==> flow/config.mk <==
export PLATFORM = sky130hd
export DESIGN_NAME = ixu_mc_pipe
export DESIGN_NICKNAME = ixu_mc_pipe
export VERILOG_FILES = /design/flow/design.v
export SDC_FILE = /design/flow/constraint.sdc
export NUM_CORES = 4
export LEC_CHECK = 0
export ABC_AREA = 1
export CAP_MARGIN = 5
export CORE_MARGIN = 2
export CORE_UTILIZATION = 72
export CTS_CLUSTER_DIAMETER = 56
export CTS_CLUSTER_SIZE = 72
export MAX_ROUTING_LAYER = met4
export PLACE_DENSITY = 0.65
export SETUP_SLACK_MARGIN = 0.91
export SLEW_MARGIN = 40
==> flow/constraint.sdc <==
create_clock -name core_clock -period 3.53 [get_ports {core_clock_i}]
set_input_delay 0.7060 -clock core_clock [delete_from_list [all_inputs] [get_ports {core_clock_i}]]
set_output_delay 0.7060 -clock core_clock [all_outputs]
set_load 0.01 [all_outputs]
==> flow/design.v <==
module biriq_alu #(
    parameter C_HAS_ZBA_EXTENSION   = 1,
    parameter C_HAS_ZBB_EXTENSION   = 1,
    parameter C_HAS_ZBS_EXTENSION   = 1,
    parameter C_HAS_CZERO_EXTENSION = 1
) (
    input  wire logic [31:0] a_i,
    input  wire logic [31:0] b_i,
    input  wire logic [ 6:0] op_i,
    output wire logic [31:0] result_o,
    output wire logic [31:0] adder_result_o,
    output wire logic        mts_o,
    output wire logic        mtu_o,
    output wire logic        eq_o
);
  wire [31:0] adder_result;
  wire [31:0] shifter_result;
  wire [31:0] gates_result;
  wire [31:0] branch_result;
  biriq_adder #(
      .C_HAS_ZBA_EXTENSION(C_HAS_ZBA_EXTENSION),
      .C_HAS_ZBB_EXTENSION(C_HAS_ZBB_EXTENSION)
  ) adder_inst (
      .a_i (a_i),
      .b_i (b_i),
      .op_i(op_i[3:0]),
      .c_o (adder_result)
  );
  biriq_shifter #(
      .C_HAS_ZBB_EXTENSION(C_HAS_ZBB_EXTENSION),
      .C_HAS_ZBS_EXTENSION(C_HAS_ZBS_EXTENSION)
  ) shifter_inst (
      .a_i (a_i),
      .b_i (b_i),
      .op_i(op_i[4:0]),
      .c_o (shifter_result)
  );
  biriq_branch #(
      .C_HAS_ZBB_EXTENSION  (C_HAS_ZBB_EXTENSION),
      .C_HAS_CZERO_EXTENSION(C_HAS_CZERO_EXTENSION)
  ) branch_inst (
      .a_i  (a_i),
      .b_i  (b_i),
      .op_i (op_i[2:0]),
      .mts_o(mts_o),
      .mtu_o(mtu_o),
      .eq_o (eq_o),
      .c_o  (branch_result)
  );
  biriq_gates #(
      .C_HAS_ZBB_EXTENSION(C_HAS_ZBB_EXTENSION)
  ) gates_inst (
      .a_i (a_i),
      .b_i (b_i),
      .op_i(op_i[3:0]),
      .c_o (gates_result)
  );
  assign result_o = op_i[6:5] == 2'b00 ? adder_result :
                  op_i[6:5] == 2'b01 ? shifter_result :
                  op_i[6:5] == 2'b10 ? branch_result : 
                  gates_result;
  assign adder_result_o = adder_result;
endmodule
module biriq_adder #(
    parameter C_HAS_ZBA_EXTENSION = 0,
    parameter C_HAS_ZBB_EXTENSION = 0
) (
    input  wire logic [31:0] a_i,    
    input  wire logic [31:0] b_i,    
    /*verilator lint_off UNUSED*/
    input  wire logic [ 3:0] op_i,   
    /*verilator lint_on UNUSED*/
    output wire logic [31:0] c_o     
);
  wire [31:0] add_res;   
  /*verilator lint_off UNUSED*/
  wire [31:0] ext_res;   
  /*verilator lint_on UNUSED*/
  wire [31:0] sh_res;   
  generate
    if (C_HAS_ZBB_EXTENSION) begin : g_zbb
      assign ext_res = op_i[1:0] == 2'b00 ? {{24{a_i[7]}}, a_i[7:0]} : op_i[1:0] == 2'b01 ? {{16{a_i[15]}}, a_i[15:0]} : op_i[1:0] == 2'b10 ? {16'h0000, a_i[15:0]} : 32'h00000000;
    end else begin : g_nzbb
      assign ext_res = 32'd0;
    end
  endgenerate
  generate
    if (C_HAS_ZBA_EXTENSION) begin : g_zba
      assign sh_res = a_i << op_i[1:0];
    end else begin : g_nzba
      assign sh_res = a_i;
    end
  endgenerate
  assign add_res = op_i[2] ? sh_res - b_i : sh_res + b_i;
  generate
    if (C_HAS_ZBB_EXTENSION) begin : g_zbb_res
      assign c_o = op_i[3] == 1'b0 ? add_res : ext_res;
    end else begin : g_nzbb_res
      assign c_o = add_res;
    end
  endgenerate
endmodule
module biriq_branch #(
    parameter C_HAS_ZBB_EXTENSION   = 1,
    parameter C_HAS_CZERO_EXTENSION = 1
) (
    input  wire [31:0] a_i,     
    input  wire [31:0] b_i,     
    input  wire [ 2:0] op_i,    
    output wire        mts_o,
    output wire        mtu_o,
    output wire        eq_o,
    output wire [31:0] c_o      
);
  wire [31:0] operand_2;
  wire eq;
  wire gt_30;
  logic mts;
  logic mtu;
  wire mt;
  wire slt;
  generate
    if (C_HAS_CZERO_EXTENSION) begin : g_czero
      assign operand_2 = &op_i[2:1] ? 32'd0 : b_i;
    end else begin : g_nczero
      assign operand_2 = b_i;
    end
  endgenerate
  always_comb begin
    case ({
      a_i[31], b_i[31], gt_30
    })
      3'b000: begin
        mts = 0;
        mtu = 0;
      end
      3'b001: begin
        mts = 1;
        mtu = 1;
      end
      3'b010: begin
        mts = 1;
        mtu = 0;
      end
      3'b011: begin
        mts = 1;
        mtu = 0;
      end
      3'b100: begin
        mts = 0;
        mtu = 1;
      end
      3'b101: begin
        mts = 0;
        mtu = 1;
      end
      3'b110: begin
        mts = 0;
        mtu = 0;
      end
      3'b111: begin
        mts = 1;
        mtu = 1;
      end
    endcase
  end
  assign mt = op_i[2] ? mts : mtu;
  assign eq = a_i == operand_2;
  assign gt_30 = a_i[30:0] > b_i[30:0];
  assign slt = {op_i[1:0]} == 2'b10 ? {!(mts | eq)} : {!(mtu | eq)};
  generate
    if (C_HAS_ZBB_EXTENSION && C_HAS_CZERO_EXTENSION) begin : g_zbb_and_czero
      assign c_o = {op_i[2:1]}==2'b11 ? op_i[0]^eq ? a_i : 0 : {op_i[1:0]} == 2'b00 ? mt ? a_i : operand_2 : {op_i[1:0]} == 2'b01 ? !mt ? a_i : operand_2 : {31'd0, slt};
    end else if (C_HAS_ZBB_EXTENSION && !C_HAS_CZERO_EXTENSION) begin : g_zbb_and_nczero
      assign c_o = {op_i[1:0]} == 2'b00 ? mt ? a_i : operand_2 : {op_i[1:0]} == 2'b01 ? !mt ? a_i : operand_2 : {31'd0, slt};
    end else if (!C_HAS_ZBB_EXTENSION && C_HAS_CZERO_EXTENSION) begin : g_nzbb_and_czero
      assign c_o = {op_i[2:1]} == 2'b11 ? op_i[0] ^ eq ? a_i : 0 : {31'd0, slt};
    end else begin : g_nzbb_and_nczero
      assign c_o = {31'd0, slt};
    end
  endgenerate
  assign mts_o = mts;
  assign mtu_o = mtu;
  assign eq_o  = eq;
endmodule
module biriq_gates #(
    parameter C_HAS_ZBB_EXTENSION = 0
) (
    input  wire logic [31:0] a_i,    
    /*verilator lint_off UNUSEDSIGNAL*/
    input  wire logic [31:0] b_i,    
    input  wire logic [ 3:0] op_i,   
    output wire logic [31:0] c_o     
);
  logic [31:0] logic_gate_res;   
  wire  [31:0] operand_2;   
  wire  [31:0] ct_operand;   
  logic [ 5:0] res;   
  wire  [31:0] byte_rev_res;   
  logic [31:0] bitmanip_res;   
  wire [3:0] res_0, res_1, res_2, res_3;
  wire [4:0] res_0_1, res_1_1;
  logic [5:0] cpop_result;
  /*verilator lint_on UNUSEDSIGNAL*/
  assign operand_2 = op_i[2] ? ~b_i : b_i;
  generate
    if (C_HAS_ZBB_EXTENSION) begin : g_zbb
      always_comb begin
        case (op_i[1:0])
          2'b00: logic_gate_res = a_i & operand_2;
          2'b01: logic_gate_res = a_i | operand_2;
          2'b10: logic_gate_res = a_i ^ operand_2;
          2'b11:
          logic_gate_res = {
            {8{|a_i[31:24]}}, {8{|a_i[23:16]}}, {8{|a_i[15:8]}}, {8{|a_i[7:0]}}
          };   
        endcase
      end
    end else begin : g_nzbb
      always_comb begin
        case (op_i[1:0])
          2'b00: logic_gate_res = a_i & operand_2;
          2'b01: logic_gate_res = a_i | operand_2;
          2'b10: logic_gate_res = a_i ^ operand_2;
          2'b11: logic_gate_res = 'x;
        endcase
      end
    end
  endgenerate
  generate
    if (C_HAS_ZBB_EXTENSION) begin : g_zbb_logic
      for (genvar i = 0; i < 32; i++) begin : _clz
        assign ct_operand[i] = !op_i[2] ? a_i[i] : a_i[31-i];
      end
      always_comb begin
        casez (ct_operand)
          32'bzzzzzzzzzzzzzzzzzzzzzzzzzzzzzzz1: res = 0;
          32'bzzzzzzzzzzzzzzzzzzzzzzzzzzzzzz10: res = 1;
          32'bzzzzzzzzzzzzzzzzzzzzzzzzzzzzz100: res = 2;
          32'bzzzzzzzzzzzzzzzzzzzzzzzzzzzz1000: res = 3;
          32'bzzzzzzzzzzzzzzzzzzzzzzzzzzz10000: res = 4;
          32'bzzzzzzzzzzzzzzzzzzzzzzzzzz100000: res = 5;
          32'bzzzzzzzzzzzzzzzzzzzzzzzzz1000000: res = 6;
          32'bzzzzzzzzzzzzzzzzzzzzzzzz10000000: res = 7;
          32'bzzzzzzzzzzzzzzzzzzzzzzz100000000: res = 8;
          32'bzzzzzzzzzzzzzzzzzzzzzz1000000000: res = 9;
          32'bzzzzzzzzzzzzzzzzzzzzz10000000000: res = 10;
          32'bzzzzzzzzzzzzzzzzzzzz100000000000: res = 11;
          32'bzzzzzzzzzzzzzzzzzzz1000000000000: res = 12;
          32'bzzzzzzzzzzzzzzzzzz10000000000000: res = 13;
          32'bzzzzzzzzzzzzzzzzz100000000000000: res = 14;
          32'bzzzzzzzzzzzzzzzz1000000000000000: res = 15;
          32'bzzzzzzzzzzzzzzz10000000000000000: res = 16;
          32'bzzzzzzzzzzzzzz100000000000000000: res = 17;
          32'bzzzzzzzzzzzzz1000000000000000000: res = 18;
          32'bzzzzzzzzzzzz10000000000000000000: res = 19;
          32'bzzzzzzzzzzz100000000000000000000: res = 20;
          32'bzzzzzzzzzz1000000000000000000000: res = 21;
          32'bzzzzzzzzz10000000000000000000000: res = 22;
          32'bzzzzzzzz100000000000000000000000: res = 23;
          32'bzzzzzzz1000000000000000000000000: res = 24;
          32'bzzzzzz10000000000000000000000000: res = 25;
          32'bzzzzz100000000000000000000000000: res = 26;
          32'bzzzz1000000000000000000000000000: res = 27;
          32'bzzz10000000000000000000000000000: res = 28;
          32'bzz100000000000000000000000000000: res = 29;
          32'bz1000000000000000000000000000000: res = 30;
          32'b10000000000000000000000000000000: res = 31;
          default: res = 32;
        endcase
      end
      assign byte_rev_res = {a_i[7:0], a_i[15:8], a_i[23:16], a_i[31:24]};
      always_comb begin
        cpop_result = 0;
        for (integer i = 0; i < 32; i++) begin
          /*verilator lint_off WIDTHEXPAND*/
          cpop_result += a_i[i];
          /*verilator lint_on WIDTHEXPAND*/
        end
      end
      always_comb begin
        case (op_i[1:0])
          2'b00: bitmanip_res = {26'h0, res};
          2'b01: bitmanip_res = {26'h0, res};
          2'b10: bitmanip_res = byte_rev_res;
          2'b11: bitmanip_res = {26'h0, cpop_result};
        endcase
      end
      assign c_o = op_i[3] ? bitmanip_res : logic_gate_res;
    end else begin : g_nzbb_res
      assign c_o = logic_gate_res;
    end
  endgenerate
endmodule
/*verilator lint_on SELRANGE*/
module biriq_shifter #(
    parameter C_HAS_ZBB_EXTENSION = 0,
    parameter C_HAS_ZBS_EXTENSION = 0
) (
    input  wire [31:0] a_i,    
    /*verilator lint_off UNUSED*/
    input  wire [31:0] b_i,    
    input  wire [ 4:0] op_i,   
    /*verilator lint_on UNUSED*/
    output wire [31:0] c_o     
);
  wire [31:0] shift_res;
  wire [31:0] operand_1;
  wire [ 4:0] shamt;
  wire [31:0] shift_operand1, shift_stage1, shift_res_stage1, shift_stage2, shift_res_stage2, shift_stage3, shift_res_stage3, shift_stage4, shift_res_stage4, shift_stage5, shift_res_stage5;
  generate
    if (C_HAS_ZBS_EXTENSION) begin : g_one
      assign operand_1 = op_i[3] & !op_i[0] ? 32'b1 : a_i;
    end else begin : g_none
      assign operand_1 = a_i;
    end
  endgenerate
  assign shamt = b_i[4:0];
  for (genvar i = 0; i < 32; i++) begin : g_rev
    assign shift_operand1[i] = !op_i[0] ? operand_1[31-i] : operand_1[i];
  end
  generate
    if (C_HAS_ZBB_EXTENSION) begin : g_gen_shift_w_zbb
      assign shift_stage1[31] = op_i[1] & !op_i[3] ? shift_operand1[0] : (!op_i[3] & op_i[2]) ? a_i[31] : 1'b0;
      assign shift_stage1[30:0] = shift_operand1[31:1];
      assign shift_res_stage1 = shamt[0] ? shift_stage1 : shift_operand1;
      assign shift_stage2[31:30] = op_i[1] & !op_i[3] ? shift_res_stage1[1:0] :  (!op_i[3] & op_i[2]) ? {{2{a_i[31]}}} : 2'b00;
      assign shift_stage2[29:0] = shift_res_stage1[31:2];
      assign shift_res_stage2 = shamt[1] ? shift_stage2 : shift_res_stage1;
      assign shift_stage3[31:28] = op_i[1] & !op_i[3] ? shift_res_stage2[3:0] : (!op_i[3] & op_i[2]) ? {{4{a_i[31]}}} : 4'b00;
      assign shift_stage3[27:0] = shift_res_stage2[31:4];
      assign shift_res_stage3 = shamt[2] ? shift_stage3 : shift_res_stage2;
      assign shift_stage4[31:24] = op_i[1] & !op_i[3] ? shift_res_stage3[7:0] : (!op_i[3] & op_i[2]) ? {{8{a_i[31]}}} : 8'b00;
      assign shift_stage4[23:0] = shift_res_stage3[31:8];
      assign shift_res_stage4 = shamt[3] ? shift_stage4 : shift_res_stage3;
      assign shift_stage5[31:16] = op_i[1] & !op_i[3] ? shift_res_stage4[15:0] : (!op_i[3] & op_i[2]) ? {{16{a_i[31]}}} : 16'b00;
      assign shift_stage5[15:0] = shift_res_stage4[31:16];
      assign shift_res_stage5 = shamt[4] ? shift_stage5 : shift_res_stage4;
    end else begin : g_gen_shift_wo_zbb
      assign shift_stage1[31] = (!op_i[3] & op_i[2]) ? a_i[31] : 1'b0;
      assign shift_stage1[30:0] = shift_operand1[31:1];
      assign shift_res_stage1 = shamt[0] ? shift_stage1 : shift_operand1;
      assign shift_stage2[31:30] = (!op_i[3] & op_i[2]) ? {{2{a_i[31]}}} : 2'b00;
      assign shift_stage2[29:0] = shift_res_stage1[31:2];
      assign shift_res_stage2 = shamt[1] ? shift_stage2 : shift_res_stage1;
      assign shift_stage3[31:28] = (!op_i[3] & op_i[2]) ? {{4{a_i[31]}}} : 4'b00;
      assign shift_stage3[27:0] = shift_res_stage2[31:4];
      assign shift_res_stage3 = shamt[2] ? shift_stage3 : shift_res_stage2;
      assign shift_stage4[31:24] = (!op_i[3] & op_i[2]) ? {{8{a_i[31]}}} : 8'b00;
      assign shift_stage4[23:0] = shift_res_stage3[31:8];
      assign shift_res_stage4 = shamt[3] ? shift_stage4 : shift_res_stage3;
      assign shift_stage5[31:16] = (!op_i[3] & op_i[2]) ? {{16{a_i[31]}}} : 16'b00;
      assign shift_stage5[15:0] = shift_res_stage4[31:16];
      assign shift_res_stage5 = shamt[4] ? shift_stage5 : shift_res_stage4;
    end
  endgenerate
  for (genvar i = 0; i < 32; i++) begin : g_rev_b
    assign shift_res[i] = !op_i[0] ? shift_res_stage5[31-i] : shift_res_stage5[i];
  end
  generate
    if (C_HAS_ZBS_EXTENSION) begin : g_pg
      logic [31:0] postgate_res;
      always_comb begin
        case ({
          op_i[4], op_i[1]
        })
          2'b00: postgate_res = a_i & ~shift_res;
          2'b01: postgate_res = shift_res & 1;
          2'b10: postgate_res = a_i ^ shift_res;
          2'b11: postgate_res = a_i | shift_res;
        endcase
      end
      assign c_o = op_i[3] ? postgate_res : shift_res;
    end else begin : g_npg
      assign c_o = shift_res;
    end
  endgenerate
endmodule
module ixu_mul (
    input  wire [31:0] a,
    input  wire [31:0] b,
    input  wire [ 1:0] op,
    output wire [31:0] res
);
  wire [32:0] a1, b1;
  assign a1 = {op == 2'b11 ? 1'b0 : a[31], a[31:0]};
  assign b1 = {op[1] ? 1'b0 : b[31], b[31:0]};
  wire [65:0] result;
  assign result = $signed(a1) * $signed(b1);
  assign res = op == 2'b00 ? result[31:0] : result[63:32];
  /*verilator lint_off UNUSED*/
  wire unused;
  assign unused = |result[65:64];
  /*verilator lint_on UNUSED*/
endmodule
module ixu_div (
    input  wire         core_clock_i,   
    input  wire         core_flush_i,   
    input  wire         start,          
    input  wire         unsigned_i,
    input  wire         opcode_i,
    output logic        busy,           
    output logic        done,           
    output logic        valid,          
    output logic        dbz,            
    output logic        overflow,
    input  wire  [31:0] a_i,            
    input  wire  [31:0] b_i,            
    output logic [31:0] res
);
  logic [31:0] b1;   
  logic [31:0] quo, quo_next;   
  logic [32:0] acc, acc_next;   
  logic [$clog2(32)-1:0] i;   
  logic                  unsigned_r;
  logic                  sign;
  logic                  opcode;
  wire  [          31:0] a;
  wire  [          31:0] b;
  assign a = unsigned_i | ~a_i[31] ? a_i : ~a_i + 1'b1;
  assign b = unsigned_i | ~b_i[31] ? b_i : ~b_i + 1'b1;
  always_comb begin
    if (acc >= {1'b0, b1}) begin
      acc_next = acc - b1;
      {acc_next, quo_next} = {acc_next[31:0], quo, 1'b1};
    end else begin
      {acc_next, quo_next} = {acc, quo} << 1;
    end
  end
  wire [31:0] remainder = unsigned_r | ~sign ? acc_next[32:1] : ~acc_next[32:1] + 1'b1;
  wire [31:0] quotient = unsigned_r | ~sign ? quo_next : ~quo_next + 1'b1;
  always_ff @(posedge core_clock_i) begin
    if (core_flush_i) begin
      busy  <= 0;
      done  <= 0;
      valid <= 0;
      dbz   <= 0;
    end else if (start) begin
      valid  <= 0;
      i      <= 0;
      opcode <= opcode_i;
      if (b == 0) begin   
        busy     <= 0;
        done     <= 1;
        dbz      <= 1;
        overflow <= 0;
        res      <= opcode_i ? a_i : 32'hFFFFFFFF;
      end
      else if (a_i==32'h80000000 && b_i==32'hFFFFFFFF && !unsigned_i) begin  
        busy     <= 0;
        done     <= 1;
        dbz      <= 0;
        overflow <= 1;
        res      <= opcode_i ? 32'h00000000 : 32'h80000000;
      end else begin
        busy       <= 1;
        dbz        <= 0;
        overflow   <= 0;
        b1         <= b;
        unsigned_r <= unsigned_i;
        sign       <= opcode_i ? a_i[31] : a_i[31] ^ b_i[31];
        {acc, quo} <= {{32{1'b0}}, a, 1'b0};   
      end
    end else if (busy) begin
      if (i == 5'b11111) begin   
        busy  <= 0;
        done  <= 1;
        valid <= 1;
        res   <= opcode ? remainder : quotient;
      end else begin   
        i   <= i + 1;
        acc <= acc_next;
        quo <= quo_next;
      end
    end else begin
      done <= 1'b0;
    end
  end
endmodule
module ixu_mc_pipe (
    input  wire         core_clock_i,
    input  wire         core_flush_i,
    input  wire  [17:0] data_i,
    input  wire         valid_i,
    output logic        busy_o,
    output wire  [ 5:0] rs1_o,
    output wire  [ 5:0] rs2_o,
    input  wire  [31:0] rs1_data_i,
    input  wire  [31:0] rs2_data_i,
    output wire  [ 4:0] rob_o,
    input  wire  [ 6:0] opcode_i,
    input  wire  [ 6:0] ins_type,
    input  wire         imm_i,
    input  wire  [31:0] immediate_i,
    input  wire  [ 5:0] dest_i,
    output logic [ 5:0] wakeup_dest,
    output logic        wakeup_valid,
    output logic [ 5:0] l_wakeup_dest,
    output logic        l_wakeup_valid,
    output logic [ 5:0] ixu_mc_ex_dest,
    output logic [31:0] ixu_mc_ex_data,
    output logic        ixu_mc_ex_valid,
    output logic [ 5:0] ixu_mc_wb_dest,
    output logic [31:0] ixu_mc_wb_data,
    output logic        ixu_mc_wb_valid,
    output wire  [ 4:0] pmu_ins_id_o,
    output wire         pmu_ins_valid_o
);
  assign rob_o = data_i[4:0];
  assign rs1_o = data_i[11:6];
  assign rs2_o = data_i[17:12];
  typedef enum {
    IDLE,
    DIVISION
  } mc_pipe_state_t;
  mc_pipe_state_t        mc_pipe_state;
  reg             [31:0] a;
  reg             [31:0] b;
  reg             [ 6:0] opc;
  reg             [ 5:0] ex_dest;
  reg             [ 5:0] ex_rob;
  reg                    ex_valid;
  reg             [ 1:0] ex_type;
  reg                    ex_fwd;
  reg                    div_ex;
  wire            [31:0] ex_alu_result;
  wire            [31:0] ex_mul_result;
  wire            [31:0] ex_div_result;
  wire            [31:0] ex_adder_result;
  wire                   mts;
  wire                   mtu;
  wire                   eq;
  wire                   div_busy;
  wire                   div_done;
  wire                   div_dbz;
  wire                   div_overflow;
  wire                   div_valid;
  reg             [31:0] wb_data;
  reg             [ 5:0] wb_dest;
  reg             [ 5:0] wb_rob;
  reg                    wb_mul;
  reg             [31:0] wb_mul_data;
  reg                    wb_fwd;
  reg                    wb_valid;
  always_ff @(posedge core_clock_i) begin
    a   <= ins_type[3] ? 32'd0 : rs1_data_i;
    b   <= imm_i | ins_type[3] ? immediate_i : rs2_data_i;
    opc <= ins_type[3] ? 7'd0 : opcode_i;
  end
  always_ff @(posedge core_clock_i) {wb_dest, ex_dest} <= {ex_dest, dest_i};
  always_ff @(posedge core_clock_i) {wb_rob, ex_rob} <= {ex_rob, data_i[5:0]};
  always_ff @(posedge core_clock_i) wb_mul <= ex_type == 2'b01;
  always_ff @(posedge core_clock_i) wb_mul_data <= ex_mul_result;
  always_ff @(posedge core_clock_i)
    if (core_flush_i) {wb_valid, ex_valid} <= '0;
    else if (div_done) {wb_valid, ex_valid} <= {1'b0, 1'b1};
    else if (div_ex) {wb_valid, ex_valid} <= {1'b0, 1'b1};
    else if (!div_busy) {wb_valid, ex_valid} <= {ex_valid, valid_i};
  always_ff @(posedge core_clock_i) {ex_type} <= ins_type[6] ? 2'b10 : ins_type[5] ? 2'b01 : 2'b00;
  always_ff @(posedge core_clock_i)
    if (core_flush_i) {wb_fwd, ex_fwd} <= '0;
    else if (div_done) {wb_fwd, ex_fwd} <= {1'b0, 1'b1};
    else if (div_ex) {wb_fwd, ex_fwd} <= '0;
    else if (!div_busy) {wb_fwd, ex_fwd} <= {ex_fwd, (|ins_type[5:0]) & valid_i & (dest_i != '0)};
  always_ff @(posedge core_clock_i) wb_data <= ixu_mc_ex_data;
  always_comb begin
    case (mc_pipe_state)
      IDLE: busy_o = valid_i & ins_type[6];
      DIVISION: busy_o = !(div_done);
      default: busy_o = 0;
    endcase
  end
  always_ff @(posedge core_clock_i)
    if (core_flush_i) mc_pipe_state <= IDLE;
    else
      case (mc_pipe_state)
        IDLE: if (valid_i & ins_type[6]) mc_pipe_state <= DIVISION;
        DIVISION: if (div_done) mc_pipe_state <= IDLE;
      endcase
  always_ff @(posedge core_clock_i)
    if (core_flush_i) div_ex <= 1'b0;
    else
      case (mc_pipe_state)
        IDLE: if (valid_i & ins_type[6]) div_ex <= 1'b1;
        DIVISION: div_ex <= 1'b0;
      endcase
  assign ixu_mc_ex_dest = ex_dest;
  assign ixu_mc_ex_data = ex_type == 2'b00 ? ex_alu_result : ex_div_result;
  assign ixu_mc_ex_valid = ex_fwd;
  assign ixu_mc_wb_dest = wb_dest;
  assign ixu_mc_wb_data = wb_mul ? wb_mul_data : wb_data;
  assign ixu_mc_wb_valid = wb_fwd;
  assign wakeup_dest = dest_i;
  assign wakeup_valid = (valid_i & !busy_o & (|ins_type[4:0])) | div_done;
  assign l_wakeup_dest = ex_dest;
  assign l_wakeup_valid = ex_valid & (ex_type == 2'b01);
  assign pmu_ins_id_o = wb_rob[4:0];
  assign pmu_ins_valid_o = wb_valid;
  biriq_alu #(
      .C_HAS_ZBA_EXTENSION  (1'b0),
      .C_HAS_ZBB_EXTENSION  (1'b0),
      .C_HAS_ZBS_EXTENSION  (1'b0),
      .C_HAS_CZERO_EXTENSION(1'b0)
  ) biriq_alu_inst (
      .a_i(a),
      .b_i(b),
      .op_i(opc),
      .result_o(ex_alu_result),
      .adder_result_o(ex_adder_result),
      .mts_o(mts),
      .mtu_o(mtu),
      .eq_o(eq)
  );
  ixu_mul mul_inst (
      .a  (a),
      .b  (b),
      .op (opc[1:0]),
      .res(ex_mul_result)
  );
  ixu_div division_inst (
      .core_clock_i(core_clock_i),
      .core_flush_i(core_flush_i),
      .start(div_ex),
      .unsigned_i(opc[0]),
      .opcode_i(opc[1]),
      .busy(div_busy),
      .done(div_done),
      .valid(div_valid),
      .dbz(div_dbz),
      .overflow(div_overflow),
      .a_i(a),
      .b_i(b),
      .res(ex_div_result)
  );
  /*verilator lint_off UNUSED*/
  wire unused;
  assign unused = |ex_adder_result | mts | mtu | eq | div_dbz | div_overflow | div_valid | div_busy | wb_rob[5];
  /*verilator lint_on UNUSED*/
endmodule
==> flow/run.sh <==
#!/bin/bash
# the make line also repeats each setting of config.mk as NAME=value (left out here)
make -C /OpenROAD-flow-scripts/flow DESIGN_CONFIG=/design/flow/config.mk WORK_HOME=/design/flow/orfs CLKGATE_MAP_FILE= finish
==> results of run 1 <==
[metal layers]
metal  global-route usage  overflow
met1                0.818        14
met2                0.975       318
met3                0.726        15
met4                0.850       179
met5                    -         -
[timing repair]
| action | CTS |
|---|---|
| setup buffers | 87 |
| resized | 421 |
| pin swaps | 153 |
| endpoints found under the setup margin | 376 |
| cloned | 2 |
[per-stage QoR]
stage,hold slack (ns),setup TNS [ns]
after floorplan,0.310,-117.64
after global placement,0.310,-299.47
after detailed placement,0.319,-320.98
after CTS,0.329,-286.30
==> flow_metrics.tcl, run 1 <==
# metrics dict for downstream scripts
set metrics [dict create \
    h-tree-depth 2 \
    synth_seq_share 0.116 \
    top_area_cell "fa_1" \
    cts_made_buffers 38 \
    die_x_um 303 \
    synth_area_sq_mm 0.0645 \
    yosys-top-cells-count "nand2_1 (2181), inv_1 (2025), fa_1 (1128)" \
    simple_gate_share 0.196 \
    die_h_um 303 \
    num_rows 109 \
    topCombFamilyByArea "adder cells" \
    edf_count 137 \
    track_usage 0.848 \
    ys_area_sq_mm 0.0645 \
    area_leaders "fa_1 (35%), nand2_1 (13%), inv_1 (12%)" \
    ys_cells 8659 \
    synth_dominant_cell_count "nand2_1" \
    synthesis.nets 10300 \
    io_buffer_count 227 \
    cts_root_buf "clkbuf_16" \
    async_reset_ff_frac 0 \
    ys_seq_elements 305 \
    cts.sinks 305 \
    run_status "stopped before the end" \
    core_sq_mm 0.0886 \
    synth.avg_cell_area_sq_um 7.45 \
    hold_buffers 0 \
    fp_util 0.728 \
    stop_stage "5_1_grt" \
    die-area_sq_mm 0.0920 \
    xor_area_frac 0.0212 \
    ioPinCount 254 \
    tool.error "[ERROR GRT-0116] Global routing finished with congestion. Check the congestion regions in the DRC Viewer." \
    aoi_share 0.0814 \
    synthMuxAreaShare 0.0131 \
    post-dp-hpwl_um 211000 \
    ys_warn_count 4 \
    place.gp.congestion 1.18 \
    placed_area_sq_mm 0.0775 \
    place_inst 10800 \
    grt-ovfl-total 526 \
    yosys_most_used_dff "dfxtp_1" \
    adder_share 0.424 \
    post-place-ws_ns -4.22 \
    synth.distinct_cells 63 \
    clockBufferDepth 3 \
    top_cell_area_share 0.350 \
    syn_inst 8659 \
]
==> run 2, diff against run 1 <==
ABC_AREA = 0   (was 1)
CAP_MARGIN = 20   (was 5)
CELL_PAD_IN_SITES_DETAIL_PLACEMENT = 2   (was unset)
CORE_UTILIZATION = 16   (was 72)
CTS_CLUSTER_DIAMETER = unset   (was 56)
CTS_CLUSTER_SIZE = 98   (was 72)
GPL_TIMING_DRIVEN = 0   (was unset)
HOLD_SLACK_MARGIN = 0.29   (was unset)
MAX_ROUTING_LAYER = unset   (was met4)
PLACE_DENSITY = unset   (was 0.65)
PLACE_DENSITY_LB_ADDON = 0.24   (was unset)
SETUP_SLACK_MARGIN = 1.29   (was 0.91)
SLEW_MARGIN = 25   (was 40)
clock period = 4.94 ns   (was 3.53 ns; I/O delays follow)
==> run 2 against run 1 <==
  * The layout now fails its checks (setup timing)
  * Synthesized cell count down 17%
  * Area after synthesis is 4.8% lower
  * Die area went up to 4.2 times the previous value
==> flow_metrics.tcl, run 2 <==
# flow metrics
set metrics [dict create \
    h-tree-depth 2 \
    synth_dominant_cell_count "inv_1" \
    worstPathBufferInverterCount 12 \
    stdcell_area_sq_mm 0.0820 \
    hold_violations 0 \
    rsz0062_at_grt "true" \
    cp_num_cells 35 \
    hold_end "wb_rob[0]" \
    crit_top_cell "fa_1" \
    placed_area_sq_mm 0.0722 \
    comb_area_sq_mm 0.0510 \
    track_usage 0.190 \
    endpoint_kind "flip-flop" \
    clkSlewWorstSetupHoldPaths_ns 0.06 \
    ioPinCount 254 \
    ys_warn_count 4 \
    clock_latency_ns 0.66 \
    cts_tree "built" \
    top_cell_area_share 0.368 \
    cpMaxStageDelayCell "fa_2" \
    nets 9418 \
    topCombFamilyByArea "adder cells" \
    finalSetupViolCount 170 \
    cap_violations 0 \
    post-dp-hpwl_um 314000 \
    hold_start "ex_rob[0]" \
    synthMuxAreaShare 0.0356 \
    syn_inst 7149 \
    drv_slew 0 \
    holdWs_ns 0.328 \
    cp.arrival_ns 9.41 \
    top_area_cell "fa_1" \
    fin_ws_ns -4.04 \
    core_sq_mm 0.382 \
    max_freq_mhz 111 \
    adder_share 0.445 \
    die_x_um 624 \
    clockBufferDepth 3 \
    path_delay_family "adder cells" \
    finalSetupTns_ns -174.53 \
    io_buffer_count 239 \
    critPathCapture "wb_mul_data[26]" \
    synth.avg_cell_area_sq_um 8.59 \
    wl_um 377000 \
    min_period_ns 8.98 \
    yosys-top-cells-count "inv_1 (1276), fa_1 (1128), nand2_1 (980)" \
    maxSlewHeadroom 0.200 \
    xor_area_frac 0.0395 \
    area_leaders "fa_1 (37%), inv_1 (7.8%), ha_1 (7.8%)" \
    ys_area_sq_mm 0.0614 \
    r2r_slack_ns -4.04 \
    aoi_share 0.0991 \
    synthesis.nets 8797 \
    ys_seq_elements 305 \
    cp-start-kind "flip-flop" \
    edf_count 137 \
    synth_seq_share 0.122 \
    wire_per_inst_um 29.3 \
    num_rows 227 \
    crit_fanout 5 \
    vias 56700 \
    min_period_over_period 1.82 \
    finClkSkew_ns 0.0534 \
    ys_cells 7149 \
    synth.distinct_cells 85 \
    final_util 0.214 \
    die-area_sq_mm 0.389 \
    syn_to_final_growth_pct 33.4 \
    crit_start "opc[1]" \
    cts.sinks 305 \
    so.violations "setup timing" \
    hold_buffers 0 \
    fillers 43500 \
    antenna_found_initial 32 \
    grt_max_degree 33 \
    drtIter0Drc 3909 \
    regArea_sq_mm 0.00769 \
    die_h_um 624 \
    fp_util 0.161 \
    grt_pass1_wl_um 518000 \
    cts_made_buffers 40 \
    async_reset_ff_frac 0 \
    synth_area_sq_mm 0.0614 \
    yosys_most_used_dff "dfxtp_1" \
    ant_nets 0 \
    tool_warnings 98 \
    grt-ovfl-total 0 \
    stdcell_count 12900 \
    hold_class "reg -> reg" \
    place_inst 12400 \
    worst_pin_slew_ns 1.19 \
    critPathMaxStageDelay_ns 0.66 \
    reg2reg_depth 35 \
    simple_gate_share 0.149 \
    r2r_end "wb_mul_data[26]" \
    holdPathStages 0 \
    vias_per_cell 4.40 \
    critPathKind "reg -> reg" \
    r2r_start "opc[1]" \
    post-route-drc-count 0 \
    cts_root_buf "clkbuf_16" \
    drt_pass1_iterations 5 \
    run_status "complete, but fails checks" \
    worstPathRequired_ns 5.37 \
    place.gp.congestion 0.993 \
    grt_pass1_vias 62700 \
]
[run 2: what timing repair did]
item | CTS | global route
pin swaps | 205 | 187
hold endpoints to repair | 0 | 0
setup buffers | 219 | 96
gates cloned | 0 | 1
endpoints found under the setup margin | 341 | 328
gates resized | 1225 | 275
[run 2: per-layer routing]
metal	up-vias	track usage	part of all wire
li1	23600	-	-
met4	10	0.126	0.082
met2	1800	0.318	0.47
met5	-	0	0.00016
met1	30600	0.229	0.39
met3	630	0.0226	0.049
[run 2: final cells by class]
cell class	instances	share of cell area
diodes	35	0.00107
well taps	5038	0.0769
clock inverters	14	0.00269
multi-input cells	5080	0.622
clock buffers	59	0.0145
plain buffers	464	0.0568
flip-flops and latches	305	0.0938
inverters	1300	0.0621
repair buffers	579	0.0704
[run 2: metrics by stage]
stage | setup WS (ns)
floorplan | -2.93
global placement | -6.74
detailed placement | -6.53
CTS | -4.03
global route | -4.21
finish | -4.04
==> run 3, diff against run 2 <==
CELL_PAD_IN_SITES_DETAIL_PLACEMENT = 0   (was 2)
CORE_UTILIZATION = 66   (was 16)
CTS_CLUSTER_SIZE = 55   (was 98)
GPL_TIMING_DRIVEN = unset   (was 0)
HOLD_SLACK_MARGIN = unset   (was 0.29)
MAX_ROUTING_LAYER = met4   (was unset)
PLACE_DENSITY_LB_ADDON = unset   (was 0.24)
SETUP_SLACK_MARGIN = 0.16   (was 1.29)
SLEW_MARGIN = 20   (was 25)
clock period = 7.28 ns   (was 4.94 ns; I/O delays follow)
==> run 3 against run 2 <==
  * The flow now stops in 5_1_grt
  * Die area shrank 75%
  * Synthesized cell count is the same
  * Area after synthesis is the same
==> flow_metrics.tcl, run 3 <==
# metrics dict for downstream scripts
set metrics [dict create \
    xor_area_frac 0.0395 \
    synth_dominant_cell_count "inv_1" \
    ys_cells 7149 \
    topCombFamilyByArea "adder cells" \
    placed_area_sq_mm 0.0709 \
    grt-ovfl-total 474 \
    ioPinCount 254 \
    fp_util 0.668 \
    tool.error "[ERROR GRT-0232] Routing congestion too high. Check the congestion heatmap in the GUI." \
    die_h_um 309 \
    place.gp.congestion 1.08 \
    die-area_sq_mm 0.0955 \
    cts.sinks 305 \
    async_reset_ff_frac 0 \
    ys_warn_count 4 \
    h-tree-depth 2 \
    yosys_most_used_dff "dfxtp_1" \
    area_leaders "fa_1 (37%), inv_1 (7.8%), ha_1 (7.8%)" \
    io_buffer_count 227 \
    top_area_cell "fa_1" \
    aoi_share 0.0991 \
    stop_stage "5_1_grt" \
    synth.avg_cell_area_sq_um 8.59 \
    core_sq_mm 0.0919 \
    syn_inst 7149 \
    post-dp-hpwl_um 206000 \
    hold_buffers 0 \
    yosys-top-cells-count "inv_1 (1276), fa_1 (1128), nand2_1 (980)" \
    synth_area_sq_mm 0.0614 \
    ys_seq_elements 305 \
    synth.distinct_cells 85 \
    place_inst 8964 \
    ys_area_sq_mm 0.0614 \
    synthMuxAreaShare 0.0356 \
    adder_share 0.445 \
    clockBufferDepth 3 \
    simple_gate_share 0.149 \
    die_x_um 309 \
    num_rows 111 \
    synth_seq_share 0.122 \
    post-place-ws_ns -1.24 \
    cts_made_buffers 40 \
    track_usage 0.815 \
    run_status "stopped before the end" \
    cts_root_buf "clkbuf_16" \
    synthesis.nets 8797 \
    top_cell_area_share 0.368 \
    edf_count 137 \
]
==> run 3: through the flow <==
stage / utilization / setup TNS [ns]
4_1_cts: 0.812 / -15.15
2_1_floorplan: - / -3.56
3_3_place_gp: 0.771 / -18.46
3_5_place_dp: 0.771 / -23.81
==> run 3: timing repair <==
action                                  in CTS
gates cloned                                 3
endpoints found under the setup margin      46
buffers inserted                            98
pin swaps                                  189
hold endpoints to repair                     0
gates resized                              431
==> run 3: routing by layer <==
metal,track usage,overflow
met3,0.709,56
met2,0.928,233
met1,0.815,34
met4,0.746,151
met5,-,-
==> run 4, diff against run 3 <==
ABC_AREA = 1   (was 0)
CAP_MARGIN = 30   (was 20)
CELL_PAD_IN_SITES_DETAIL_PLACEMENT = 2   (was 0)
CELL_PAD_IN_SITES_GLOBAL_PLACEMENT = 2   (was unset)
CORE_UTILIZATION = 18   (was 66)
CTS_CLUSTER_SIZE = unset   (was 55)
GPL_TIMING_DRIVEN = 0   (was unset)
MAX_ROUTING_LAYER = met5   (was met4)
MIN_ROUTING_LAYER = met2   (was unset)
SETUP_SLACK_MARGIN = 0.4   (was 0.16)
TNS_END_PERCENT = 15   (was unset)
clock period = 9.0 ns   (was 7.28 ns; I/O delays follow)
==> run 4 against run 3 <==
  * Now clean on timing, DRC and antenna
  * Area after synthesis up 5.0%
  * Die area rose to 3.8 times the previous value
  * Synthesized cell count grew 21%
==> flow_metrics.tcl, run 4 <==
# flow metrics
set metrics [dict create \
    run_status "timing/DRC/antenna clean" \
    drv_slew 0 \
    antenna_found_initial 16 \
    cts.sinks 305 \
    holdWs_ns 0.325 \
    core_sq_mm 0.356 \
    topCombFamilyByArea "adder cells" \
    yosys-top-cells-count "nand2_1 (2181), inv_1 (2025), fa_1 (1128)" \
    synth_dominant_cell_count "nand2_1" \
    synth_seq_share 0.116 \
    min_period_over_period 0.979 \
    r2r_start "b[11]" \
    adder_share 0.424 \
    worst_pin_slew_ns 1.21 \
    cp-start-kind "flip-flop" \
    h-tree-depth 2 \
    ys_area_sq_mm 0.0645 \
    nets 10800 \
    ioPinCount 254 \
    die_h_um 603 \
    hold_end "wb_rob[1]" \
    top_area_cell "fa_1" \
    worstPathRequired_ns 7.20 \
    worstPathCellList "buf_2 -> inv_1 -> o21ai_0 -> mux2i_1 -> o21ai_0 -> o21ai_0 -> a21oi_1 -> a22oi_1 -> a21oi_1 -> o21ai_0 -> nand2_1 -> nand2_1 -> nand2_1 -> nand2_1 -> nand2_1 -> clkdlybuf4s50_1" \
    stdcell_count 14100 \
    rsz0062_at_grt "true" \
    fin_ws_ns 0.189 \
    synth.distinct_cells 63 \
    reg2reg_depth 33 \
    final_util 0.226 \
    die_x_um 603 \
    cts_root_buf "clkbuf_16" \
    synthMuxAreaShare 0.0131 \
    tool_warnings 101 \
    finalSetupViolCount 0 \
    wire_per_inst_um 31.9 \
    critPathKind "reg -> out" \
    vias 85400 \
    crit_top_cell "nand2_1" \
    hold_buffers 0 \
    endpoint_kind "output pin" \
    placed_area_sq_mm 0.0747 \
    grt-ovfl-total 0 \
    maxSlewHeadroom 0.188 \
    synth_area_sq_mm 0.0645 \
    clockBufferDepth 3 \
    hold_class "reg -> reg" \
    ys_cells 8659 \
    finClkSkew_ns 0.0436 \
    cp.arrival_ns 7.01 \
    cp_num_cells 16 \
    min_period_ns 8.81 \
    r2r_slack_ns 0.23 \
    vias_per_cell 6.07 \
    cpMaxStageDelayCell "a22oi_1" \
    path_delay_family "AND-OR/OR-AND gates" \
    area_leaders "fa_1 (35%), nand2_1 (13%), inv_1 (12%)" \
    post-route-drc-count 0 \
    ys_warn_count 4 \
    hold_start "ex_rob[1]" \
    io_buffer_count 239 \
    worstPathBufferInverterCount 3 \
    hold_violations 0 \
    max_freq_mhz 113 \
    yosys_most_used_dff "dfxtp_1" \
    cap_violations 0 \
    holdPathStages 0 \
    cts_tree "built" \
    drtIter0Drc 11800 \
    clock_latency_ns 0.77 \
    place_inst 13800 \
    simple_gate_share 0.196 \
    stdcell_area_sq_mm 0.0804 \
    die-area_sq_mm 0.363 \
    top_cell_area_share 0.350 \
    drt_pass1_iterations 9 \
    finalSetupTns_ns 0 \
    syn_to_final_growth_pct 24.7 \
    track_usage 0.371 \
    num_rows 219 \
    post-place-ws_ns -4.07 \
    aoi_share 0.0814 \
    critPathCapture "ixu_mc_ex_data[15]" \
    syn_inst 8659 \
    ant_nets 0 \
    crit_fanout 8 \
    synthesis.nets 10300 \
    post-dp-hpwl_um 374000 \
    grt_pass1_vias 103000 \
    cts_made_buffers 46 \
    async_reset_ff_frac 0 \
    crit_start "a[1]" \
    critPathMaxStageDelay_ns 0.91 \
    wl_um 449000 \
    clkSlewWorstSetupHoldPaths_ns 0.09 \
    synth.avg_cell_area_sq_um 7.45 \
    xor_area_frac 0.0212 \
    fp_util 0.181 \
    place.gp.congestion 1.05 \
    grt_max_degree 30 \
    ys_seq_elements 305 \
    r2r_end "wb_mul_data[28]" \
    grt_pass1_wl_um 602000 \
    edf_count 137 \
]
[run 4: repair_timing]
item                       in CTS  in global routing
cloned                          0                  1
setup endpoints to repair      61                 50
setup buffers                  48                 33
hold endpoints to repair        0                  0
pin swaps                      40                 86
resized                       657                449
[run 4: area by class of cell]
class	instances	area, sq um
Fill cell	41500	276000
Clock buffer	59	1300
Buffer	454	3230
Inverter	2046	7720
Multi-Input combinational cell	5853	49200
Tap cell	4751	5940
Timing Repair Buffer	445	4860
Clock inverter	26	314
Sequential cell	305	7600
Antenna cell	126	315
[run 4: layer usage]
metal  wire (um)  GRT usage  vias to the layer above  part of all wire
met5       10300      0.250                        -             0.023
met4       31400     0.0710                      220             0.070
met3      192000      0.507                     2133              0.43
met2      215000      0.415                    27300              0.48
met1           0          -                    29000                 0
li1            -          -                    26700                 -
==> run 5, diff against run 4 <==
ABC_AREA = 0   (was 1)
CELL_PAD_IN_SITES_GLOBAL_PLACEMENT = 0   (was 2)
CORE_MARGIN = 4   (was 2)
CORE_UTILIZATION = 40   (was 18)
MIN_ROUTING_LAYER = met1   (was met2)
PLACE_DENSITY_LB_ADDON = 0.03   (was unset)
SETUP_SLACK_MARGIN = unset   (was 0.4)
TNS_END_PERCENT = 60   (was 15)
==> run 5 against run 4 <==
  * Now fails the layout checks on setup timing
  * Die area down 56%
  * Hold slack better by 0.0048 ns
  * Sequential cell count stayed put
  * Largest cell class unchanged
==> flow_metrics.tcl, run 5 <==
# flow metrics
set metrics [dict create \
    topCombFamilyByArea "adder cells" \
    die_x_um 400 \
    ys_area_sq_mm 0.0614 \
    path_delay_family "adder cells" \
    antenna_found_initial 33 \
    critPathCapture "wb_mul_data[28]" \
    track_usage 0.422 \
    wire_per_inst_um 35.3 \
    core_sq_mm 0.152 \
    worst_pin_slew_ns 1.17 \
    grt_pass1_vias 63000 \
    hold_start "ex_rob[2]" \
    min_period_over_period 1.02 \
    synth_area_sq_mm 0.0614 \
    cp_num_cells 30 \
    adder_share 0.445 \
    drtIter0Drc 6363 \
    r2r_end "wb_mul_data[28]" \
    aoi_share 0.0991 \
    cpMaxStageDelayCell "fa_2" \
    maxSlewHeadroom 0.222 \
    crit_start "a[31]" \
    drt_pass1_iterations 5 \
    io_buffer_count 239 \
    cts_made_buffers 42 \
    ys_seq_elements 305 \
    synth_seq_share 0.122 \
    top_area_cell "fa_1" \
    simple_gate_share 0.149 \
    hold_buffers 0 \
    critPathKind "reg -> reg" \
    crit_fanout 5 \
    critPathMaxStageDelay_ns 0.69 \
    hold_violations 0 \
    finalSetupTns_ns -0.613 \
    hold_end "wb_rob[2]" \
    ant_nets 0 \
    synth_dominant_cell_count "inv_1" \
    rsz0062_at_grt "true" \
    ioPinCount 254 \
    tool_warnings 97 \
    worstPathBufferInverterCount 9 \
    post-dp-hpwl_um 285000 \
    nets 9225 \
    grt_pass1_wl_um 474000 \
    run_status "complete, but fails checks" \
    place_inst 9502 \
    clkSlewWorstSetupHoldPaths_ns 0.06 \
    grt-ovfl-total 0 \
    syn_to_final_growth_pct 16.6 \
    cp.arrival_ns 9.67 \
    finalSetupViolCount 9 \
    yosys-top-cells-count "inv_1 (1276), fa_1 (1128), nand2_1 (980)" \
    holdWs_ns 0.330 \
    edf_count 137 \
    reg2reg_depth 30 \
    r2r_slack_ns -0.18 \
    fin_ws_ns -0.178 \
    endpoint_kind "flip-flop" \
    synthesis.nets 8797 \
    post-place-ws_ns -3.51 \
    yosys_most_used_dff "dfxtp_1" \
    die-area_sq_mm 0.160 \
    worstPathRequired_ns 9.49 \
    syn_inst 7149 \
    finClkSkew_ns 0.0688 \
    num_rows 143 \
    ys_cells 7149 \
    synthMuxAreaShare 0.0356 \
    synth.distinct_cells 85 \
    grt_max_degree 25 \
    fp_util 0.404 \
    stdcell_count 9656 \
    cts.sinks 305 \
    async_reset_ff_frac 0 \
    area_leaders "fa_1 (37%), inv_1 (7.8%), ha_1 (7.8%)" \
    top_cell_area_share 0.368 \
    clock_latency_ns 0.70 \
    place.gp.congestion 1.04 \
    wl_um 341000 \
    r2r_start "a[31]" \
    max_freq_mhz 109 \
    hold_class "reg -> reg" \
    min_period_ns 9.18 \
    cts_root_buf "clkbuf_16" \
    holdPathStages 0 \
    cts_tree "built" \
    post-route-drc-count 0 \
    cp-start-kind "flip-flop" \
    synth.avg_cell_area_sq_um 8.59 \
    die_h_um 400 \
    vias 58200 \
    ys_warn_count 4 \
    vias_per_cell 6.02 \
    crit_top_cell "fa_1" \
    cap_violations 0 \
    h-tree-depth 2 \
    clockBufferDepth 3 \
    drv_slew 0 \
    so.violations "setup timing" \
    xor_area_frac 0.0395 \
]
-- run 5: repair_timing --
item                                    in CTS  in global routing
endpoints found under the setup margin      48                 34
resized                                    585                199
buffers inserted                            52                 27
endpoints found under the hold margin        0                  0
pin swaps                                   56                 61
-- run 5: area by class of cell --
class | instances | area, sq um
multi-input combinational | 5080 | 48200
buffer | 442 | 2720
clock buffer | 52 | 1130
antenna | 16 | 40.0
tap | 2030 | 2540
sequential | 305 | 7580
timing repair buffer | 406 | 4110
fill | 16700 | 80600
clock inverter | 25 | 277
inverter | 1300 | 4990
-- run 5: through the flow --
step            util  instance area, sq um
2_1_floorplan      -                 61400
3_3_place_gp   0.436                 66400
3_5_place_dp   0.443                 67500
4_1_cts        0.466                 70900
5_1_grt        0.470                 71600
6_report       0.470                 71600
-- run 5: per-layer routing --
layer | track usage | wire [um] | vias up
li1 | - | - | 23200
met3 | 0.107 | 34600 | 963
met2 | 0.636 | 148000 | 3291
met1 | 0.533 | 128000 | 30700
met5 | 0.00216 | 73 | -
met4 | 0.290 | 29300 | 10
==> run 6, diff against run 5 <==
ABC_AREA = unset   (was 0)
CAP_MARGIN = 20   (was 30)
CELL_PAD_IN_SITES_DETAIL_PLACEMENT = unset   (was 2)
CELL_PAD_IN_SITES_GLOBAL_PLACEMENT = unset   (was 0)
CORE_MARGIN = 2   (was 4)
CORE_UTILIZATION = 72   (was 40)
CTS_CLUSTER_DIAMETER = 370   (was unset)
CTS_CLUSTER_SIZE = 97   (was unset)
GPL_TIMING_DRIVEN = unset   (was 0)
MAX_ROUTING_LAYER = unset   (was met5)
MIN_ROUTING_LAYER = unset   (was met1)
PLACE_DENSITY_LB_ADDON = unset   (was 0.03)
SETUP_SLACK_MARGIN = 0.4   (was unset)
TNS_END_PERCENT = 10   (was 60)
clock period = 5.84 ns   (was 9.0 ns; I/O delays follow)
==> run 6 against run 5 <==
  * The run now fails in 5_1_grt
  * Synthesized cell count unchanged
  * Area after synthesis unchanged
  * Die area down 45%
==> flow_metrics.tcl, run 6 <==
# metrics dict for downstream scripts
set metrics [dict create \
    ioPinCount 254 \
    synth_seq_share 0.122 \
    io_buffer_count 227 \
    top_cell_area_share 0.368 \
    topCombFamilyByArea "adder cells" \
    aoi_share 0.0991 \
    fp_util 0.724 \
    core_sq_mm 0.0849 \
    die_h_um 296 \
    area_leaders "fa_1 (37%), inv_1 (7.8%), ha_1 (7.8%)" \
    yosys_most_used_dff "dfxtp_1" \
    async_reset_ff_frac 0 \
    xor_area_frac 0.0395 \
    h-tree-depth 1 \
    simple_gate_share 0.149 \
    synth_area_sq_mm 0.0614 \
    synth.distinct_cells 85 \
    run_status "stopped before the end" \
    ys_area_sq_mm 0.0614 \
    clockBufferDepth 3 \
    grt-ovfl-total 276 \
    top_area_cell "fa_1" \
    syn_inst 7149 \
    synthesis.nets 8797 \
    track_usage 0.771 \
    tool.error "[ERROR GRT-0116] Global routing finished with congestion. Check the congestion regions in the DRC Viewer." \
    synth_dominant_cell_count "inv_1" \
    cts_made_buffers 7 \
    die-area_sq_mm 0.0877 \
    cts.sinks 305 \
    place.gp.congestion 1.12 \
    num_rows 107 \
    ys_warn_count 4 \
    yosys-top-cells-count "inv_1 (1276), fa_1 (1128), nand2_1 (980)" \
    ys_seq_elements 305 \
    post-dp-hpwl_um 210000 \
    stop_stage "5_1_grt" \
    synthMuxAreaShare 0.0356 \
    die_x_um 296 \
    synth.avg_cell_area_sq_um 8.59 \
    cts_root_buf "clkbuf_16" \
    adder_share 0.445 \
    edf_count 137 \
    ys_cells 7149 \
]
==> run 6: metrics by stage <==
| step | setup WS, ns | instance area, sq um | std cells | util |
|---|---|---|---|---|
| 3_5_place_dp | -2.59 | 71500 | 8990 | 0.842 |
| 2_1_floorplan | -2.03 | 61700 | 7149 | - |
| 4_1_cts | -2.44 | 72400 | 9021 | 0.854 |
| 3_3_place_gp | -2.31 | 71400 | 8990 | 0.842 |
==> run 6: per-layer routing <==
metal  global-route usage  overflow
met1                0.788        12
met2                0.915       130
met3                0.642        12
met4                0.714       122
met5                0.388         0
==> run 6: what timing repair did <==
item	in CTS
pin swaps	60
gates resized	159
setup endpoints to repair	69
setup buffers	22
hold buffers	0
==> run 7, diff against run 6 <==
CORE_UTILIZATION = 66   (was 72)
CTS_CLUSTER_DIAMETER = unset   (was 370)
CTS_CLUSTER_SIZE = 62   (was 97)
MAX_ROUTING_LAYER = met4   (was unset)
SETUP_SLACK_MARGIN = 0.25   (was 0.4)
TNS_END_PERCENT = unset   (was 10)
clock period = 7.19 ns   (was 5.84 ns; I/O delays follow)
==> run 7 against run 6 <==
  * The run again fails in 5_1_grt
  * Die area is 9.0% higher
  * Synthesized cell count is the same
  * Area after synthesis unchanged
==> flow_metrics.tcl, run 7 <==
# metrics dict for downstream scripts
set metrics [dict create \
    core_sq_mm 0.0919 \
    yosys_most_used_dff "dfxtp_1" \
    place_inst 8984 \
    adder_share 0.445 \
    synth_area_sq_mm 0.0614 \
    die_h_um 309 \
    ys_area_sq_mm 0.0614 \
    top_cell_area_share 0.368 \
    synth_dominant_cell_count "inv_1" \
    tool.error "[ERROR GRT-0232] Routing congestion too high. Check the congestion heatmap in the GUI." \
    synthesis.nets 8797 \
    simple_gate_share 0.149 \
    post-dp-hpwl_um 208000 \
    aoi_share 0.0991 \
    num_rows 111 \
    top_area_cell "fa_1" \
    fp_util 0.668 \
    post-place-ws_ns -1.68 \
    run_status "stopped before the end" \
    synth_seq_share 0.122 \
    place.gp.congestion 1.08 \
    async_reset_ff_frac 0 \
    syn_inst 7149 \
    cts_made_buffers 39 \
    clockBufferDepth 3 \
    ioPinCount 254 \
    ys_warn_count 4 \
    die-area_sq_mm 0.0955 \
    grt-ovfl-total 132 \
    synthMuxAreaShare 0.0356 \
    ys_cells 7149 \
    xor_area_frac 0.0395 \
    topCombFamilyByArea "adder cells" \
    ys_seq_elements 305 \
    cts_root_buf "clkbuf_16" \
    cts.sinks 305 \
    synth.avg_cell_area_sq_um 8.59 \
    area_leaders "fa_1 (37%), inv_1 (7.8%), ha_1 (7.8%)" \
    synth.distinct_cells 85 \
    placed_area_sq_mm 0.0711 \
    io_buffer_count 227 \
    edf_count 137 \
    h-tree-depth 2 \
    stop_stage "5_1_grt" \
    hold_buffers 0 \
    yosys-top-cells-count "inv_1 (1276), fa_1 (1128), nand2_1 (980)" \
    track_usage 0.754 \
    die_x_um 309 \
]
## run 7: what timing repair did
action | CTS
cloned | 1
resized | 165
endpoints found under the setup margin | 48
pin swaps | 71
setup buffers | 34
## run 7: metal layers
layer | GRT usage | overflow
met5 | - | -
met4 | 0.674 | 57
met3 | 0.607 | 10
met2 | 0.893 | 62
met1 | 0.763 | 3
==> run 8, diff against run 7 <==
CAP_MARGIN = 30   (was 20)
CELL_PAD_IN_SITES_GLOBAL_PLACEMENT = 2   (was unset)
CORE_UTILIZATION = 20   (was 66)
CTS_CLUSTER_SIZE = unset   (was 62)
GPL_TIMING_DRIVEN = 1   (was unset)
HOLD_SLACK_MARGIN = 0.17   (was unset)
MIN_ROUTING_LAYER = met1   (was unset)
PLACE_DENSITY_LB_ADDON = 0.01   (was unset)
SETUP_SLACK_MARGIN = unset   (was 0.25)
SLEW_MARGIN = 30   (was 20)
clock period = 10.4 ns   (was 7.19 ns; I/O delays follow)
==> run 8 against run 7 <==
  * Synthesized cell count unchanged
  * Die area increased to 3.3 times the previous value
  * The run now finishes clean
  * Area after synthesis unchanged
==> flow_metrics.tcl, run 8 <==
# flow metrics
set metrics [dict create \
    core_sq_mm 0.306 \
    ys_warn_count 4 \
    synthesis.nets 8797 \
    fp_util 0.201 \
    holdPathStages 0 \
    maxSlewHeadroom 0.324 \
    edf_count 137 \
    ys_cells 7149 \
    crit_start "b[6]" \
    vias 50800 \
    antenna_found_initial 46 \
    vias_per_cell 4.45 \
    nets 8907 \
    drtIter0Drc 3167 \
    finClkSkew_ns 0.0406 \
    max_freq_mhz 106 \
    worstPathBufferInverterCount 5 \
    critPathCapture "wb_mul_data[12]" \
    worstPathRequired_ns 10.96 \
    async_reset_ff_frac 0 \
    hold_class "reg -> reg" \
    cp_num_cells 27 \
    ant_nets 0 \
    r2r_slack_ns 0.93 \
    cpMaxStageDelayCell "dfxtp_2" \
    cp.arrival_ns 10.03 \
    synth.avg_cell_area_sq_um 8.59 \
    critPathKind "reg -> reg" \
    cts_tree "built" \
    wire_per_inst_um 31.3 \
    cap_violations 0 \
    rsz0062_at_grt "false" \
    finalSetupTns_ns 0 \
    wl_um 357000 \
    grt-ovfl-total 0 \
    simple_gate_share 0.149 \
    adder_share 0.445 \
    r2r_start "b[6]" \
    cts.sinks 305 \
    hold_end "wb_rob[1]" \
    yosys-top-cells-count "inv_1 (1276), fa_1 (1128), nand2_1 (980)" \
    r2r_end "wb_mul_data[12]" \
    area_leaders "fa_1 (37%), inv_1 (7.8%), ha_1 (7.8%)" \
    ioPinCount 254 \
    topCombFamilyByArea "adder cells" \
    post-dp-hpwl_um 294000 \
    cts-resized-gates 0 \
    top_area_cell "fa_1" \
    num_rows 203 \
    cp-start-kind "flip-flop" \
    critPathMaxStageDelay_ns 0.90 \
    synth.distinct_cells 85 \
    drt_pass1_iterations 7 \
    die-area_sq_mm 0.312 \
    hold_violations 0 \
    placed_area_sq_mm 0.0697 \
    endpoint_kind "flip-flop" \
    stdcell_area_sq_mm 0.0712 \
    post-place-ws_ns 0.751 \
    synth_seq_share 0.122 \
    run_status "timing/DRC/antenna clean" \
    synthMuxAreaShare 0.0356 \
    h-tree-depth 2 \
    min_period_ns 9.47 \
    io_buffer_count 227 \
    cts_made_buffers 44 \
    grt_pass1_vias 54700 \
    syn_to_final_growth_pct 15.9 \
    reg2reg_depth 27 \
    holdWs_ns 0.325 \
    crit_fanout 16 \
    fin_ws_ns 0.931 \
    yosys_most_used_dff "dfxtp_1" \
    xor_area_frac 0.0395 \
    synth_dominant_cell_count "inv_1" \
    place.gp.congestion 0.841 \
    hold_buffers 0 \
    hold_start "ex_rob[1]" \
    clockBufferDepth 3 \
    synth_area_sq_mm 0.0614 \
    grt_max_degree 64 \
    worst_pin_slew_ns 1.01 \
    cts_setup_buffers 0 \
    finalSetupViolCount 0 \
    post-route-drc-count 0 \
    cts_root_buf "clkbuf_16" \
    ys_area_sq_mm 0.0614 \
    min_period_over_period 0.910 \
    clock_latency_ns 0.70 \
    grt_pass1_wl_um 484000 \
    aoi_share 0.0991 \
    path_delay_family "adder cells" \
    top_cell_area_share 0.368 \
    tool_warnings 95 \
    syn_inst 7149 \
    ys_seq_elements 305 \
    drv_slew 0 \
    clkSlewWorstSetupHoldPaths_ns 0.06 \
    die_x_um 558 \
    track_usage 0.235 \
    die_h_um 558 \
    crit_top_cell "fa_1" \
]
## run 8: area by class of cell
class                   count  area [sq um]
fillers                 33900        235000
multi-input cells        5080         47300
flip-flops and latches    305          7580
well taps                4100          5130
inverters                1300          4880
repair buffers            528          4760
clock buffers              56          1210
clock inverters            26           280
diodes                     17          42.5
## run 8: per-stage QoR
step | util | std cells
finish | 0.233 | 11400
global route | 0.233 | 11400
CTS | 0.233 | 11400
detailed placement | 0.228 | 11300
global placement | 0.228 | 11300
floorplan | - | 7149
## run 8: routing by layer
layer	share of wire	GRT usage
met5	0	-
met4	0.026	0.0522
met3	0.028	0.0151
met2	0.48	0.389
met1	0.46	0.313
==> run 9, diff against run 8 <==
CAP_MARGIN = 20   (was 30)
CELL_PAD_IN_SITES_GLOBAL_PLACEMENT = unset   (was 2)
CORE_UTILIZATION = 72   (was 20)
CTS_CLUSTER_SIZE = 96   (was unset)
GPL_TIMING_DRIVEN = unset   (was 1)
HOLD_SLACK_MARGIN = unset   (was 0.17)
MAX_ROUTING_LAYER = unset   (was met4)
MIN_ROUTING_LAYER = unset   (was met1)
PLACE_DENSITY_LB_ADDON = unset   (was 0.01)
SETUP_SLACK_MARGIN = -0.47   (was unset)
SLEW_MARGIN = 20   (was 30)
clock period = 7.67 ns   (was 10.4 ns; I/O delays follow)
==> run 9 against run 8 <==
  * The flow now stops in 5_1_grt
  * Area after synthesis stayed put
  * Die area is 72% lower
  * Synthesized cell count stayed put
==> flow_metrics.tcl, run 9 <==
# metrics dict for downstream scripts
set metrics [dict create \
    yosys-top-cells-count "inv_1 (1276), fa_1 (1128), nand2_1 (980)" \
    synth.avg_cell_area_sq_um 8.59 \
    ioPinCount 254 \
    tool.error "[ERROR GRT-0232] Routing congestion too high. Check the congestion heatmap in the GUI." \
    ys_cells 7149 \
    synthMuxAreaShare 0.0356 \
    top_area_cell "fa_1" \
    die-area_sq_mm 0.0877 \
    async_reset_ff_frac 0 \
    track_usage 0.752 \
    grt-ovfl-total 195 \
    cts.sinks 305 \
    synth_seq_share 0.122 \
    hold_buffers 0 \
    io_buffer_count 227 \
    h-tree-depth 2 \
    synth_area_sq_mm 0.0614 \
    aoi_share 0.0991 \
    cts_root_buf "clkbuf_16" \
    place.gp.congestion 1.11 \
    fp_util 0.724 \
    die_x_um 296 \
    xor_area_frac 0.0395 \
    synthesis.nets 8797 \
    die_h_um 296 \
    top_cell_area_share 0.368 \
    simple_gate_share 0.149 \
    topCombFamilyByArea "adder cells" \
    area_leaders "fa_1 (37%), inv_1 (7.8%), ha_1 (7.8%)" \
    cts_made_buffers 38 \
    core_sq_mm 0.0849 \
    ys_seq_elements 305 \
    syn_inst 7149 \
    run_status "stopped before the end" \
    placed_area_sq_mm 0.0703 \
    yosys_most_used_dff "dfxtp_1" \
    num_rows 107 \
    ys_area_sq_mm 0.0614 \
    clockBufferDepth 3 \
    synth.distinct_cells 85 \
    synth_dominant_cell_count "inv_1" \
    post-dp-hpwl_um 198000 \
    edf_count 137 \
    stop_stage "5_1_grt" \
    adder_share 0.445 \
    ys_warn_count 4 \
]
-- run 9: repair_timing --
item,in CTS
resized,115
pin swaps,63
setup buffers,19
endpoints found under the setup margin,22
-- run 9: through the flow --
stage | setup WS (ns) | cells | hold WS, ns | TNS [ns] | utilization
CTS | -0.694 | 8908 | 0.328 | -12.02 | 0.849
floorplan | -0.597 | 7149 | 0.310 | -4.51 | -
global placement | -1.18 | 8830 | 0.311 | -17.07 | 0.829
detailed placement | -1.42 | 8830 | 0.312 | -22.84 | 0.829
-- run 9: per-layer routing --
layer	track usage	overflow
met3	0.612	10
met4	0.706	78
met2	0.909	99
met1	0.758	6
met5	0.412	2
